==> flow/design.v (excerpt) <==
module calc_didactic(
        clk,
        rst,
        mem_addr,
        mem_we,
        mem_wdata,
        mem_rdata
    );
parameter addr_width = 10;
parameter word_width = 16;
input                       clk;
input                       rst;
output[addr_width-1 : 0]    mem_addr;
output                      mem_we;
output[word_width-1 : 0]    mem_wdata;
input [word_width-1 : 0]    mem_rdata;
wire[word_width-1 : 0]      disp_cp, disp_ind, disp_am, disp_aie, disp_t1, disp_t2, disp_ri, disp_mag;
wire[word_width-1 : 0]      disp_state, disp_reg_data;
wire[word_width-1 : 0]      io_in;
wire                        io_oe, io_we;
wire                        cp_oe;
wire                        cp_we;
wire[word_width-1 : 0]      cp_in;
wire[word_width-1 : 0]      cp_out;
register #(word_width) cp(clk, rst, cp_oe, cp_we, cp_in, cp_out, disp_cp);
wire                        ind_oe;
wire                        ind_we;
wire[word_width-1 : 0]      ind_in;
wire[word_width-1 : 0]      ind_out;
register #(word_width) ind(clk, rst, ind_oe, ind_we, ind_in, ind_out, disp_ind);
wire                        am_oe;
wire                        am_we;
wire[word_width-1 : 0]      am_in;
wire[word_width-1 : 0]      am_out;
register #(word_width) am(clk, rst, am_oe, am_we, am_in, am_out, disp_am);
wire                        aie_oe;
wire                        aie_we;
wire[word_width-1 : 0]      aie_in;
wire[word_width-1 : 0]      aie_out;
register #(word_width) aie(clk, rst, aie_oe, aie_we, aie_in, aie_out, disp_aie);
wire                        t1_oe;
wire                        t1_we;
wire[word_width-1 : 0]      t1_in;
wire[word_width-1 : 0]      t1_out;
  ...
Size: ~2200 cells after synthesis, about 45 I/O pins, ~17000 um2 of cells after synthesis.
Settings: LEC_CHECK=0, ABC_AREA=1, CAP_MARGIN=20, CORE_MARGIN=2, CORE_UTILIZATION=72, CTS_CLUSTER_DIAMETER=57, CTS_CLUSTER_SIZE=72, MAX_ROUTING_LAYER=met4, PLACE_DENSITY_LB_ADDON=0.19, SETUP_SLACK_MARGIN=1.45, SLEW_MARGIN=20; clock period 5.55 ns.
run.sh (not shown) runs the stock make flow with config.mk's settings and CLKGATE_MAP_FILE=.
The first run did not get past global routing (5_1_grt) with GRT-0232.
Rerun with:
==> flow/config.mk (replaced) <==
export PLATFORM = sky130hd
export DESIGN_NAME = calc_didactic
export DESIGN_NICKNAME = calc_didactic
export VERILOG_FILES = /design/flow/design.v
export SDC_FILE = /design/flow/constraint.sdc
export NUM_CORES = 4
export LEC_CHECK = 0
export CAP_MARGIN = 20
export CORE_MARGIN = 2
export CORE_UTILIZATION = 40
export SLEW_MARGIN = 20
==> flow/constraint.sdc (replaced) <==
create_clock -name core_clock -period 9.71 [get_ports {clk}]
set_input_delay 1.9420 -clock core_clock [delete_from_list [all_inputs] [get_ports {clk}]]
set_output_delay 1.9420 -clock core_clock [all_outputs]
set_load 0.01 [all_outputs]
What happened: Now the flow finished with timing, DRC and antenna clean; die area increases by 76%; synthesized area falls by 0.87%; synthesized cell count is lower by 18%.
Rerun with:
--- a/flow/config.mk
+++ b/flow/config.mk
@@ -9,3 +9,4 @@
 export CORE_MARGIN = 2
-export CORE_UTILIZATION = 40
+export CORE_UTILIZATION = 58
+export SETUP_SLACK_MARGIN = 1.26
 export SLEW_MARGIN = 20
==> flow/constraint.sdc (replaced) <==
create_clock -name core_clock -period 6.88 [get_ports {clk}]
set_input_delay 1.3760 -clock core_clock [delete_from_list [all_inputs] [get_ports {clk}]]
set_output_delay 1.3760 -clock core_clock [all_outputs]
set_load 0.01 [all_outputs]
=> The new run completed without violations. Global-route usage increases by 13 points. Sequential cell count does not change. Non-clock buffer count grows by 196.
Rerun with:
--- a/flow/config.mk
+++ b/flow/config.mk
@@ -9,4 +9,6 @@
 export CORE_MARGIN = 2
-export CORE_UTILIZATION = 58
-export SETUP_SLACK_MARGIN = 1.26
+export CORE_UTILIZATION = 65
+export CTS_CLUSTER_DIAMETER = 30
+export MAX_ROUTING_LAYER = met4
+export SETUP_SLACK_MARGIN = 1.47
 export SLEW_MARGIN = 20
==> flow/constraint.sdc (replaced) <==
create_clock -name core_clock -period 6.43 [get_ports {clk}]
set_input_delay 1.2860 -clock core_clock [delete_from_list [all_inputs] [get_ports {clk}]]
set_output_delay 1.2860 -clock core_clock [all_outputs]
set_load 0.01 [all_outputs]
Outcome:
- With this change the flow ended with an error in global routing (5_1_grt) on GRT-0232
- synthesized cell count does not change
- synthesized area stays the same
- die size went down by 11%
Rerun with:
--- a/flow/config.mk
+++ b/flow/config.mk
@@ -9,6 +9,3 @@
 export CORE_MARGIN = 2
-export CORE_UTILIZATION = 65
-export CTS_CLUSTER_DIAMETER = 30
-export MAX_ROUTING_LAYER = met4
-export SETUP_SLACK_MARGIN = 1.47
+export CORE_UTILIZATION = 57
 export SLEW_MARGIN = 20
==> flow/constraint.sdc (replaced) <==
create_clock -name core_clock -period 8.39 [get_ports {clk}]
set_input_delay 1.6780 -clock core_clock [delete_from_list [all_inputs] [get_ports {clk}]]
set_output_delay 1.6780 -clock core_clock [all_outputs]
set_load 0.01 [all_outputs]
The new run went through all stages and came out clean; die size went up by about 14%; synthesized area stays the same; synthesized cell count does not change.
Rerun with:
--- a/flow/config.mk
+++ b/flow/config.mk
@@ -9,3 +9,3 @@
 export CORE_MARGIN = 2
-export CORE_UTILIZATION = 57
+export CORE_UTILIZATION = 62
 export SLEW_MARGIN = 20
==> flow/constraint.sdc (replaced) <==
create_clock -name core_clock -period 7.31 [get_ports {clk}]
set_input_delay 1.4620 -clock core_clock [delete_from_list [all_inputs] [get_ports {clk}]]
set_output_delay 1.4620 -clock core_clock [all_outputs]
set_load 0.01 [all_outputs]
Combinational power grows by 28%.
Register-to-register slack is worse by 0.53 ns.
Cell count came out lower by 0.57%.

========
## run 1
Starting RTL as in the previous note.
// calc_didactic
module calc_didactic(
        clk,
        rst,
        mem_addr,
        mem_we,
        mem_wdata,
        mem_rdata
    );
Settings: LEC_CHECK=0, ABC_AREA=1, CAP_MARGIN=20, CORE_MARGIN=2, CORE_UTILIZATION=72, CTS_CLUSTER_DIAMETER=49, CTS_CLUSTER_SIZE=36, PLACE_DENSITY=0.84, SETUP_SLACK_MARGIN=-0.33, SLEW_MARGIN=20; clock period 5.5 ns.
Complete run, failing final checks: run 1, reason setup timing.
### run 1 -> run 2
--- a/flow/config.mk
+++ b/flow/config.mk
@@ -7,10 +7,5 @@
 export LEC_CHECK = 0
-export ABC_AREA = 1
 export CAP_MARGIN = 20
 export CORE_MARGIN = 2
-export CORE_UTILIZATION = 72
-export CTS_CLUSTER_DIAMETER = 49
-export CTS_CLUSTER_SIZE = 36
-export PLACE_DENSITY = 0.84
-export SETUP_SLACK_MARGIN = -0.33
+export CORE_UTILIZATION = 40
 export SLEW_MARGIN = 20
==> flow/constraint.sdc <==
create_clock -name core_clock -period 10.0 [get_ports {clk}]
set_input_delay 2.0000 -clock core_clock [delete_from_list [all_inputs] [get_ports {clk}]]
set_output_delay 2.0000 -clock core_clock [all_outputs]
set_load 0.01 [all_outputs]
==> comparison <==
For total power, dividing the value from run 2 by the value from run 1 gives 0.58.
Run 2 was carried through to the last stage, and its layout satisfied the timing, design-rule and antenna checks.
From run 1 to run 2 the numbers moved as follows: share of total power in the clock network now smaller; internal cell power went down; multiplexer fraction of the synthesized cell area rose 3.3 points.
Input-level comparison between run 3 and run 2:
--- a/flow/config.mk
+++ b/flow/config.mk
@@ -8,4 +8,6 @@
 export CAP_MARGIN = 20
-export CORE_MARGIN = 2
+export CELL_PAD_IN_SITES_DETAIL_PLACEMENT = 1
+export CORE_MARGIN = 5
 export CORE_UTILIZATION = 40
+export CTS_CLUSTER_SIZE = 15
 export SLEW_MARGIN = 20
==> flow/constraint.sdc <==
create_clock -name core_clock -period 10.2 [get_ports {clk}]
set_input_delay 2.0400 -clock core_clock [delete_from_list [all_inputs] [get_ports {clk}]]
set_output_delay 2.0400 -clock core_clock [all_outputs]
set_load 0.01 [all_outputs]
## What came out
Run 3 reached the final stage; the timing, design-rule and antenna checks on its layout passed. Diff run 2 -> run 3: proportion of power drawn by flip-flops and latches flat; total vias in the final route up 3.8%. Relative to run 2, setup slack has decreased by 0.24 ns in run 3.
### run 3 -> run 4
--- a/flow/config.mk
+++ b/flow/config.mk
@@ -7,7 +7,12 @@
 export LEC_CHECK = 0
+export ABC_AREA = 1
 export CAP_MARGIN = 20
-export CELL_PAD_IN_SITES_DETAIL_PLACEMENT = 1
-export CORE_MARGIN = 5
-export CORE_UTILIZATION = 40
-export CTS_CLUSTER_SIZE = 15
+export CELL_PAD_IN_SITES_DETAIL_PLACEMENT = 2
+export CORE_ASPECT_RATIO = 1.83
+export CORE_MARGIN = 2
+export CORE_UTILIZATION = 59
+export MIN_ROUTING_LAYER = met1
+export PLACE_DENSITY_LB_ADDON = 0.29
+export SETUP_SLACK_MARGIN = 2.24
 export SLEW_MARGIN = 20
+export TNS_END_PERCENT = 30
Run 4 never completed; the flow aborted with a tool error in 3_5_place_dp. Between run 4 and run 3, it is run 4 whose number of cells in the yosys synthesis report is higher, by 410. When the final numbers for run 3 and run 4 were put side by side, the xor-xnor portion of the synthesized cell area turned out to be greater in run 3. Number of synthesized flops with an enable pin: run 4 vs run 3 identical. Summary of the comparison: chip area from the yosys synthesis statistics is higher in run 4, relative to run 3. Simple-gate share of the synthesized area: run 4 > run 3. Synthesized instance count in run 4 vs run 3: up 410. When run 4 is measured against run 3, its synthesized area turns out 0.88% higher. In the metrics for run 3 and run 4, the one carrying the higher chip footprint is run 3. Diff run 3 -> run 4: floorplan net count shows an increase of 410, number of unique standard cell types used by synthesis shows a reduction of 41%, final RePlAce weighted congestion shows an increase of 12%.

========
== old ==
Starting RTL as in the previous note.
## calc_didactic
module calc_didactic(
        clk,
        rst,
        mem_addr,
        mem_we,
        mem_wdata,
        mem_rdata
    );
clock: 5.44 ns
lec_check: 0
abc_area: 1
cap_margin: 20
core_margin: 2
core_utilization: 72
cts_cluster_diameter: 205
cts_cluster_size: 25
place_density_lb_addon: 0.05
setup_slack_margin: 0.65
slew_margin: 20
tns_end_percent: 65
old never completed; the flow aborted with a tool error in global routing (5_1_grt).
Relative to old, the following input files were edited for new:
# old
export LEC_CHECK = 0
export ABC_AREA = 1
export CAP_MARGIN = 20
export CORE_MARGIN = 2
export CORE_UTILIZATION = 72
export CTS_CLUSTER_DIAMETER = 205
export CTS_CLUSTER_SIZE = 25
export PLACE_DENSITY_LB_ADDON = 0.05
export SETUP_SLACK_MARGIN = 0.65
export SLEW_MARGIN = 20
export TNS_END_PERCENT = 65
create_clock -name core_clock -period 5.44 [get_ports {clk}]
# new
export LEC_CHECK = 0
export ABC_AREA = 1
export CAP_MARGIN = 20
export CORE_MARGIN = 2
export CORE_UTILIZATION = 70
export CTS_CLUSTER_DIAMETER = 49
export PLACE_DENSITY = 0.84
export SLEW_MARGIN = 20
create_clock -name core_clock -period 5.94 [get_ports {clk}]
==> results <==
Every stage of new finished as expected; the final checks, on the other hand, flagged negative setup slack, which means the layout fails.
Number of buffers inserted during clock tree synthesis: new > old
new against old: HPWL after detailed placement climbed about 2.2%, total standard cell area after synthesis was more or less identical.
Power is estimated from default activity; no workload was simulated.
